==> run A: inputs <==
// CONV
module  CONV(
	input		clk,
	input		reset,
	output	reg	busy,	
	input		ready,	
	output	reg [11:0]	iaddr,
	input	signed [19:0] idata,	
	output	 reg cwr,
	output	 reg [11:0]	caddr_wr,
	output	 reg [19:0]	cdata_wr,
	output	 reg	crd,
	output	 reg [11:0]	caddr_rd,
	input	 [19:0]	cdata_rd,
	output reg 	[2:0] 	csel
	);
	reg [11:0] image_addr;
	reg [11:0] L1_image_addr;
	reg [9:0] L1_write_addr;
	wire [11:0] L1_image_addr1;
	wire [11:0] L1_image_addr2;
	wire [11:0] L1_image_addr3;
	wire [11:0] image_addr1;
	wire [11:0] image_addr2;
	wire [11:0] image_addr3;
	wire [11:0] image_addr4;
	wire [11:0] image_addr5;
	wire [11:0] image_addr6;
	wire [11:0] image_addr7;
	wire [11:0] image_addr8;
	reg [2:0] state , next_state;
	reg [3:0] kernel_count;
	reg signed	[19:0] ker;
	reg signed [19:0] cdata_max;
	reg signed [39:0] gray_data;
	reg signed [39:0] L0_conv_data;
	wire signed [39:0] L0_round_data;
	wire signed [19:0] L0_relu_data;
	wire zero_padding;
	parameter  INIT = 3'b000 ;
	parameter  L0_READ = 3'b001 ;
	parameter  RELU = 3'b010 ;
	parameter  L0_WRITE = 3'b011 ;
	parameter  L1_INIT = 3'b100 ;
	parameter  L1_READ = 3'b101 ;
	parameter  L1_WRITE = 3'b110 ;
	parameter  FINISH = 3'b111 ;
always @(posedge clk or posedge reset) begin
	if (reset) begin
		state <= INIT;
	end
	else begin
		state <= next_state;
	end
end
always@(*)begin
  ...
Settings: LEC_CHECK=0, ABC_AREA=1, CAP_MARGIN=30, CELL_PAD_IN_SITES_DETAIL_PLACEMENT=0, CORE_ASPECT_RATIO=0.74, CORE_MARGIN=4, CORE_UTILIZATION=70, CTS_CLUSTER_DIAMETER=38, CTS_CLUSTER_SIZE=76, GPL_ROUTABILITY_DRIVEN=0, PLACE_DENSITY_LB_ADDON=0.06, SLEW_MARGIN=20, TNS_END_PERCENT=80; clock period 6.78 ns.
run.sh (not shown) runs the stock make flow with config.mk's settings and CLKGATE_MAP_FILE=.
==> run K (differences from run A) <==
==> flow/config.mk (replaced) <==
export PLATFORM = sky130hd
export DESIGN_NAME = CONV
export DESIGN_NICKNAME = CONV
export VERILOG_FILES = /design/flow/design.v
export SDC_FILE = /design/flow/constraint.sdc
export NUM_CORES = 4
export LEC_CHECK = 0
export CAP_MARGIN = 20
export CORE_MARGIN = 2
export CORE_UTILIZATION = 72
export PLACE_DENSITY = 0.39
export SLEW_MARGIN = 20
==> flow/constraint.sdc (replaced) <==
create_clock -name core_clock -period 9.05 [get_ports {clk}]
set_input_delay 1.8100 -clock core_clock [delete_from_list [all_inputs] [get_ports {clk}]]
set_output_delay 1.8100 -clock core_clock [all_outputs]
set_load 0.01 [all_outputs]
==> run Z (differences from run A) <==
==> flow/config.mk (replaced) <==
export PLATFORM = sky130hd
export DESIGN_NAME = CONV
export DESIGN_NICKNAME = CONV
export VERILOG_FILES = /design/flow/design.v
export SDC_FILE = /design/flow/constraint.sdc
export NUM_CORES = 4
export LEC_CHECK = 0
export CAP_MARGIN = 20
export CORE_MARGIN = 2
export CORE_UTILIZATION = 68
export MAX_ROUTING_LAYER = met4
export SLEW_MARGIN = 20
==> flow/constraint.sdc (replaced) <==
create_clock -name core_clock -period 6.92 [get_ports {clk}]
set_input_delay 1.3840 -clock core_clock [delete_from_list [all_inputs] [get_ports {clk}]]
set_output_delay 1.3840 -clock core_clock [all_outputs]
set_load 0.01 [all_outputs]
==> run H (differences from run A) <==
==> flow/config.mk (replaced) <==
export PLATFORM = sky130hd
export DESIGN_NAME = CONV
export DESIGN_NICKNAME = CONV
export VERILOG_FILES = /design/flow/design.v
export SDC_FILE = /design/flow/constraint.sdc
export NUM_CORES = 4
export LEC_CHECK = 0
export ABC_AREA = 1
export CAP_MARGIN = 20
export CELL_PAD_IN_SITES_GLOBAL_PLACEMENT = 3
export CORE_ASPECT_RATIO = 1.63
export CORE_MARGIN = 8
export CORE_UTILIZATION = 72
export CTS_CLUSTER_SIZE = 66
export GPL_ROUTABILITY_DRIVEN = 0
export MAX_ROUTING_LAYER = met4
export PLACE_DENSITY_LB_ADDON = 0.0
export SLEW_MARGIN = 25
export TNS_END_PERCENT = 15
==> flow/constraint.sdc (replaced) <==
create_clock -name core_clock -period 6.88 [get_ports {clk}]
set_input_delay 1.3760 -clock core_clock [delete_from_list [all_inputs] [get_ports {clk}]]
set_output_delay 1.3760 -clock core_clock [all_outputs]
set_load 0.01 [all_outputs]
==> comparison table <==
metric                                                             run A                      run H           run K                     run Z
Run status                                     aborted with a tool error  aborted with a tool error  finished clean  finished with violations
Stage where the flow stopped                                     5_1_grt       3_1_place_gp_skip_io               -                         -
Layout check failures                                                  -                          -               -      negative setup slack
Detail Route Antenna Nets                                              -                          -               0                         0
Count of vias placed by the detailed router                            -                          -           23.6k                     26.3k
Xor/xnor cell area share of the yosys netlist                      1.96%                      1.96%           5.00%                     5.00%
Post-Place Worst Slack                                          -1.49 ns                          -       -0.469 ns                  -1.43 ns
Non-clock inverter count                                               -                          -             565                       565
Number of stages on the worst setup path                               -                          -              28                        25
Footprint of the flip-flops and latches                                -                          -       5020 um^2                 5020 um^2
Starting density of the core                                       71.6%                      72.3%           73.0%                     69.0%
Hold Crit Endpoint                                                     -                          -    gray_data[0]             gray_data[25]
Worst path max stage delay                                             -                          -         0.61 ns                   0.83 ns
Final-report setup violation count                                     -                          -               0                        26
Met1 WL                                                                -                          -        30300 um                  35100 um
Util after Layout                                                      -                          -           81.9%                     83.7%
Register-to-Register Setup Slack                                       -                          -         1.60 ns                  -0.45 ns
Worst hold slack across all endpoints                                  -                          -        0.477 ns                  0.478 ns
MI comb cells                                                          -                          -            2269                      2269
Netlist cell types                                                    63                         63              94                        94
Worst-path fanout max                                                  -                          -              14                        13
WL/cell                                                                -                          -         19.8 um                   24.7 um
Kind of start point of the critical path                               -                          -       input pin                 input pin
Max Clock Skew                                                         -                          -       0.0108 ns                 0.0191 ns
Floorplan die area                                            44800 um^2                 47200 um^2      40800 um^2                43200 um^2
Cells on worst reg2reg path                                            -                          -              25                        23

========
==> try-quartz: inputs <==
==> flow/design.v <==
module  CONV(
	input		clk,
	input		reset,
	output	reg	busy,	
	input		ready,	
	output	reg [11:0]	iaddr,
	input	signed [19:0] idata,	
	output	 reg cwr,
	output	 reg [11:0]	caddr_wr,
	output	 reg [19:0]	cdata_wr,
	output	 reg	crd,
	output	 reg [11:0]	caddr_rd,
	input	 [19:0]	cdata_rd,
	output reg 	[2:0] 	csel
	);
	reg [11:0] image_addr;
	reg [11:0] L1_image_addr;
	reg [9:0] L1_write_addr;
	wire [11:0] L1_image_addr1;
	wire [11:0] L1_image_addr2;
	wire [11:0] L1_image_addr3;
	wire [11:0] image_addr1;
	wire [11:0] image_addr2;
	wire [11:0] image_addr3;
	wire [11:0] image_addr4;
	wire [11:0] image_addr5;
	wire [11:0] image_addr6;
	wire [11:0] image_addr7;
	wire [11:0] image_addr8;
	reg [2:0] state , next_state;
	reg [3:0] kernel_count;
	reg signed	[19:0] ker;
	reg signed [19:0] cdata_max;
	reg signed [39:0] gray_data;
	reg signed [39:0] L0_conv_data;
	wire signed [39:0] L0_round_data;
	wire signed [19:0] L0_relu_data;
	wire zero_padding;
	parameter  INIT = 3'b000 ;
	parameter  L0_READ = 3'b001 ;
	parameter  RELU = 3'b010 ;
	parameter  L0_WRITE = 3'b011 ;
	parameter  L1_INIT = 3'b100 ;
	parameter  L1_READ = 3'b101 ;
	parameter  L1_WRITE = 3'b110 ;
	parameter  FINISH = 3'b111 ;
always @(posedge clk or posedge reset) begin
	if (reset) begin
		state <= INIT;
	end
	else begin
		state <= next_state;
	end
end
always@(*)begin
    case (state)
        INIT:begin
			if(ready) next_state =  L0_READ;
            else next_state = INIT;
		end 
        L0_READ :begin
			if(kernel_count == 4'd10) next_state = RELU;
			else next_state = L0_READ;
		end 
		RELU :begin
			next_state = L0_WRITE;
		end 
		L0_WRITE: begin
			if(image_addr == 12'd4095) next_state = L1_INIT;
			else next_state = L0_READ;
		end
		L1_INIT: begin
			 next_state = L1_READ;
		end
		L1_READ: begin
			 if(kernel_count ==  4'd6) next_state = L1_WRITE;
			 else next_state = L1_READ;
		end
		L1_WRITE: begin
			 if(L1_write_addr == 10'd1023) next_state = FINISH;
			 else next_state = L1_READ;
		end
		FINISH: begin
			 next_state = FINISH;
		end
        default: begin
			next_state = FINISH;
		end
    endcase
end
always @(*) begin
    case (state)
        INIT: begin
                busy = 0;
				cwr =  0;
				csel = 3'b000;
				crd = 0;
        end 
        L0_READ: begin
                busy = 1;
				cwr =  0;
				csel = 3'b000;
				crd = 0; 
        end
		RELU: begin
				busy = 1;
				cwr =  0;
				csel = 3'b000;
				crd = 0;
		end
		L0_WRITE: begin
				busy = 1;
				cwr =  1;
				csel = 3'b001;
				crd = 0;
		end
		L1_INIT:begin
				busy = 1;
				cwr =  0;
				csel = 3'b000;
				crd = 0;
		end
		L1_READ:begin
				busy = 1;
				cwr =  0;
				csel = 3'b001;
				crd =  1;
		end
		L1_WRITE:begin
				busy = 1;
				cwr =  1;
				csel = 3'b011;
				crd =  0;
		end
        FINISH: begin
                busy = 0;
				cwr =  0;
				csel = 3'b000;
				crd = 0;
        end
        default: begin
                busy = 0;
				cwr =  0;
				csel = 3'b000;
				crd = 0;
		end
    endcase
end
always @(posedge clk) begin
	if(state == INIT) begin
		image_addr <= 12'b0;
	end
	else if(state == L0_WRITE ) begin
		image_addr <= image_addr + 1;
	end
end
assign image_addr1 = image_addr-12'b000001000001;
assign image_addr2 = image_addr1+12'b000000000001;
assign image_addr3 = image_addr2+12'b000000000001;
assign image_addr4 = image_addr-12'b000000000001;
assign image_addr5 = image_addr+12'b000000000001;
assign image_addr6 = image_addr+12'b000000111111;
assign image_addr7 = image_addr6+12'b000000000001;
assign image_addr8 = image_addr7+12'b000000000001;
always @(posedge clk ) begin
	case (kernel_count)
		4'd0: 	iaddr <= image_addr;
		4'd1: 	iaddr <= image_addr1;
		4'd2: 	iaddr <= image_addr2;
		4'd3:	iaddr <= image_addr3;
		4'd4:	iaddr <= image_addr4;
		4'd5:	iaddr <= image_addr5;
		4'd6:	iaddr <= image_addr6;
		4'd7:	iaddr <= image_addr7;
		4'd8:	iaddr <= image_addr8;
		default: begin
		end
	endcase
end
assign zero_padding = 	 ((image_addr[11:6] == 6'b000000) && (kernel_count==4'd2||kernel_count==4'd3||kernel_count==4'd4))
						||((image_addr[11:6] == 6'b111111) && (kernel_count==4'd7||kernel_count==4'd8||kernel_count==4'd9))
						||((image_addr[5:0] == 6'b000000) && (kernel_count==4'd2||kernel_count==4'd5||kernel_count==4'd7))
						||((image_addr[5:0]	== 6'b111111) && (kernel_count==4'd4||kernel_count==4'd6||kernel_count==4'd9));
always@(*) begin
	if(reset) begin
		ker = 20'HF8F71;
	end
	else begin
		case (kernel_count)
			4'd1:	ker = 20'HF8F71;
			4'd2:	ker = 20'H0A89E;
			4'd3:	ker = 20'H092D5;
			4'd4:	ker = 20'H06D43;
			4'd5:	ker = 20'H01004;
			4'd6:	ker = 20'HF6E54;
			4'd7:	ker = 20'HFA6D7;
			4'd8:	ker = 20'HFC834;
			4'd9:	ker = 20'HFAC19;
			default:ker = 20'H00000;
		endcase
	end
end
always @(posedge clk) begin
	if(state == INIT) begin
		gray_data <= 20'sb0;
	end
	else if(state == L0_READ ) begin
		case (kernel_count)
			4'd1: 	gray_data  <= (zero_padding)?20'sb0:idata*ker;
			4'd2: 	gray_data  <= (zero_padding)?20'sb0:idata*ker;
			4'd3:	gray_data  <= (zero_padding)?20'sb0:idata*ker;
			4'd4:	gray_data  <= (zero_padding)?20'sb0:idata*ker;
			4'd5:	gray_data  <= (zero_padding)?20'sb0:idata*ker;
			4'd6:	gray_data  <= (zero_padding)?20'sb0:idata*ker;
			4'd7:	gray_data  <= (zero_padding)?20'sb0:idata*ker;
			4'd8:	gray_data  <= (zero_padding)?20'sb0:idata*ker; 
			4'd9: 	gray_data  <= (zero_padding)?20'sb0:idata*ker;
			default: begin
				gray_data  <= 20'sb0;
			end
		endcase
	end
end
always @(posedge clk) begin
	if(state == INIT || state == RELU || state == L1_WRITE) begin
		kernel_count <= 4'b0;
	end
	else if(state == L0_READ ) begin
		kernel_count <= kernel_count + 1;
	end
	else if (state == L1_READ)begin
		kernel_count <= kernel_count + 1;
	end
end
always@(posedge clk or posedge reset) 
begin
	if(reset) begin
		L0_conv_data <= 0;
    end else if (state == L0_WRITE) begin 
        L0_conv_data <= 0;       
    end else begin 
        L0_conv_data <= L0_conv_data + gray_data;
    end
end
assign L0_round_data = (state == RELU && L0_conv_data[15] ) ? 
						(L0_conv_data+40'h0013110000):(L0_conv_data+40'h0013100000);
assign L0_relu_data =  (L0_round_data>0) ? L0_round_data[35:16] :20'b0; 
always @(posedge clk or posedge reset) begin
	if(reset)begin
		cdata_wr <= 0;
	end
	else begin
		case (state)
			INIT:		cdata_wr <= 0;
			L0_READ:	cdata_wr <= 0;
			RELU:		cdata_wr <= L0_relu_data;
			L0_WRITE:	cdata_wr <= cdata_wr;
			L1_INIT:	cdata_wr <= 0;
			L1_READ:	cdata_wr <= (kernel_count == 4'd6)?cdata_max:0;
			L1_WRITE:	cdata_wr <= 0;
			FINISH: 	cdata_wr <= 0;
			default: 	cdata_wr <= 0;
		endcase
	end
end
always @(posedge clk or posedge reset) begin
	if(reset)begin
		caddr_wr <= 0;
	end
	else begin
		case (state)
			INIT:		caddr_wr <= image_addr;
			L0_READ:	caddr_wr <= image_addr;
			RELU:		caddr_wr <= image_addr;
			L0_WRITE:	caddr_wr <= image_addr;
			L1_INIT:	caddr_wr <= L1_write_addr;
			L1_READ:	caddr_wr <= L1_write_addr;
			L1_WRITE:	caddr_wr <= L1_write_addr;
			FINISH: 	caddr_wr <= 0;
			default: 	begin
			end
		endcase
	end
end
always @(posedge clk or posedge reset) begin
	if (reset) begin
		L1_image_addr <=12'b0; 
	end
	else if(state == L1_WRITE) begin
		if(L1_image_addr[5:0] == 6'b111110)
			L1_image_addr <= L1_image_addr +12'b000001000010;
		else 
			L1_image_addr <= L1_image_addr +12'b000000000010;	
	end
end
assign L1_image_addr1 = L1_image_addr + 12'd1;
assign L1_image_addr2 = L1_image_addr + 12'd64;
assign L1_image_addr3 = L1_image_addr + 12'd65;
always @(posedge clk or posedge reset) begin
	if (reset) begin
		L1_write_addr <= 10'b0;
	end
	else if (state == L1_WRITE)begin
		L1_write_addr <= L1_write_addr +1;
	end
end
always@(posedge clk or posedge reset) begin
	if(reset) begin
		caddr_rd <= 12'b0;
	end
	else if (state == L1_READ)begin
		case (kernel_count)
			4'd1:	caddr_rd  <= L1_image_addr;
			4'd2:	caddr_rd  <= L1_image_addr1;
			4'd3:	caddr_rd  <= L1_image_addr2;
			4'd4:	caddr_rd  <= L1_image_addr3;
			default: caddr_rd <=  12'b0;
		endcase
	end
end
always@(posedge clk or posedge reset)begin
	if(reset) begin
		cdata_max <= 20'b0;
	end
	else if(state == L1_READ)begin
		case (kernel_count)
			4'd0:  	cdata_max  <= 20'b0;
			4'd1:  	cdata_max  <= 20'b0;
			4'd2:	cdata_max  <= (cdata_max >= cdata_rd)?cdata_max:cdata_rd;
			4'd3:	cdata_max  <= (cdata_max >= cdata_rd)?cdata_max:cdata_rd;
			4'd4:	cdata_max  <= (cdata_max >= cdata_rd)?cdata_max:cdata_rd;
			4'd5:	cdata_max  <= (cdata_max >= cdata_rd)?cdata_max:cdata_rd;
			default: begin
			end
		endcase
	end
end
endmodule
==> flow/run.sh <==
#!/bin/bash
# the make line also repeats each setting of config.mk as NAME=value (left out here)
make -C /OpenROAD-flow-scripts/flow DESIGN_CONFIG=/design/flow/config.mk WORK_HOME=/design/flow/orfs CLKGATE_MAP_FILE= finish
==> flow/config.mk <==
export PLATFORM = sky130hd
export DESIGN_NAME = CONV
export DESIGN_NICKNAME = CONV
export VERILOG_FILES = /design/flow/design.v
export SDC_FILE = /design/flow/constraint.sdc
export NUM_CORES = 4
export LEC_CHECK = 0
export ABC_AREA = 1
export CAP_MARGIN = 20
export CELL_PAD_IN_SITES_GLOBAL_PLACEMENT = 1
export CORE_ASPECT_RATIO = 0.54
export CORE_MARGIN = 8
export CORE_UTILIZATION = 72
export CTS_CLUSTER_SIZE = 66
export GPL_ROUTABILITY_DRIVEN = 0
export MAX_ROUTING_LAYER = met5
export PLACE_DENSITY_LB_ADDON = 0.0
export SETUP_SLACK_MARGIN = 1.66
export SLEW_MARGIN = 25
export TNS_END_PERCENT = 15
==> flow/constraint.sdc <==
create_clock -name core_clock -period 12.7 [get_ports {clk}]
set_input_delay 2.5400 -clock core_clock [delete_from_list [all_inputs] [get_ports {clk}]]
set_output_delay 2.5400 -clock core_clock [all_outputs]
set_load 0.01 [all_outputs]
==> try-amber (differences from try-quartz) <==
==> flow/config.mk (replaced) <==
export PLATFORM = sky130hd
export DESIGN_NAME = CONV
export DESIGN_NICKNAME = CONV
export VERILOG_FILES = /design/flow/design.v
export SDC_FILE = /design/flow/constraint.sdc
export NUM_CORES = 4
export LEC_CHECK = 0
export CAP_MARGIN = 20
export CORE_MARGIN = 2
export CORE_UTILIZATION = 40
export SLEW_MARGIN = 20
==> flow/constraint.sdc (replaced) <==
create_clock -name core_clock -period 9.25 [get_ports {clk}]
set_input_delay 1.8500 -clock core_clock [delete_from_list [all_inputs] [get_ports {clk}]]
set_output_delay 1.8500 -clock core_clock [all_outputs]
set_load 0.01 [all_outputs]
==> try-umber (differences from try-quartz) <==
==> flow/config.mk (replaced) <==
export PLATFORM = sky130hd
export DESIGN_NAME = CONV
export DESIGN_NICKNAME = CONV
export VERILOG_FILES = /design/flow/design.v
export SDC_FILE = /design/flow/constraint.sdc
export NUM_CORES = 4
export LEC_CHECK = 0
export ABC_AREA = 1
export CAP_MARGIN = 20
export CORE_MARGIN = 2
export CORE_UTILIZATION = 72
export CTS_CLUSTER_DIAMETER = 393
export SLEW_MARGIN = 20
==> flow/constraint.sdc (replaced) <==
create_clock -name core_clock -period 7.83 [get_ports {clk}]
set_input_delay 1.5660 -clock core_clock [delete_from_list [all_inputs] [get_ports {clk}]]
set_output_delay 1.5660 -clock core_clock [all_outputs]
set_load 0.01 [all_outputs]
==> Slide: Implementation Results <==
Implementation Results

Floorplanning
  • Die area: around 47,000 µm²
  • Die width: around 290 µm

Status
  • Stop stage: global placement without I/O (3_1_place_gp_skip_io)
  • Halt Reason: [ERROR FLW-0024] Place density exceeds 1.0 (current PLACE_DENSITY_LB_ADDON =  0.0). Please check if the value of  PLACE_DENSITY_LB_ADDON is between 0 and 0.99.
  • Status: aborted with a tool error

Logic synthesis
  • Seq/Total Area, Yosys: 0.1732
  • Syn Inst Count: roughly 3,800
  • Synth cell count leaders: inv_1, nand2_1, nor2_1
  • Yosys cell count: between 3,000 and 4,000
  • Compound Share, Synth: 0.1036
  • Yosys Chip Area: about 29,000 µm²
(the above is from try-quartz)
==> Slide: Implementation Results <==
Implementation Results

Status
  • Status: aborted with a tool error
  • Stop stage: global routing (5_1_grt)
  • Halt Reason: [ERROR GRT-0232] Routing congestion too high. Check the congestion heatmap in the GUI.

Logic synthesis
  • Yosys Chip Area: 29,020 µm²
  • Seq/Total Area, Yosys: 0.1732
  • Top cells by area: fa_1, dfrtp_1, inv_1
  • Syn Inst Count: 3,804
  • Compound Share, Synth: 0.1036
  • Area leader share: 0.2850
  • Synth cell count leaders: inv_1, nand2_1, nor2_1

Floorplanning
  • Die area: roughly 42,000 µm²
  • Die width: 204.7 µm

Placed design
  • RD Place Congestion: about 1
(the above is from try-umber)
==> Slide: Implementation Results <==
Run Summary

Status
  • Status: complete, no violations

Routing
  • Initial DRC count: ~1,400

Logic synthesis
  • Syn Inst Count: ~3,200
  • Synth cell count leaders: inv_1, fa_1, nand2_1
  • Yosys cell count: about 3,200
  • Compound Share, Synth: 0.1260
  • Syn Std Cell Area: 28,230 µm²

Floorplanning
  • Die width: approximately 270 µm
  • Die area: ~73,000 µm²

Setup path
  • CP Buf/Inv Count: 7

Final layout
  • Non-filler cells, final: around 4,300
(the above is from try-amber)
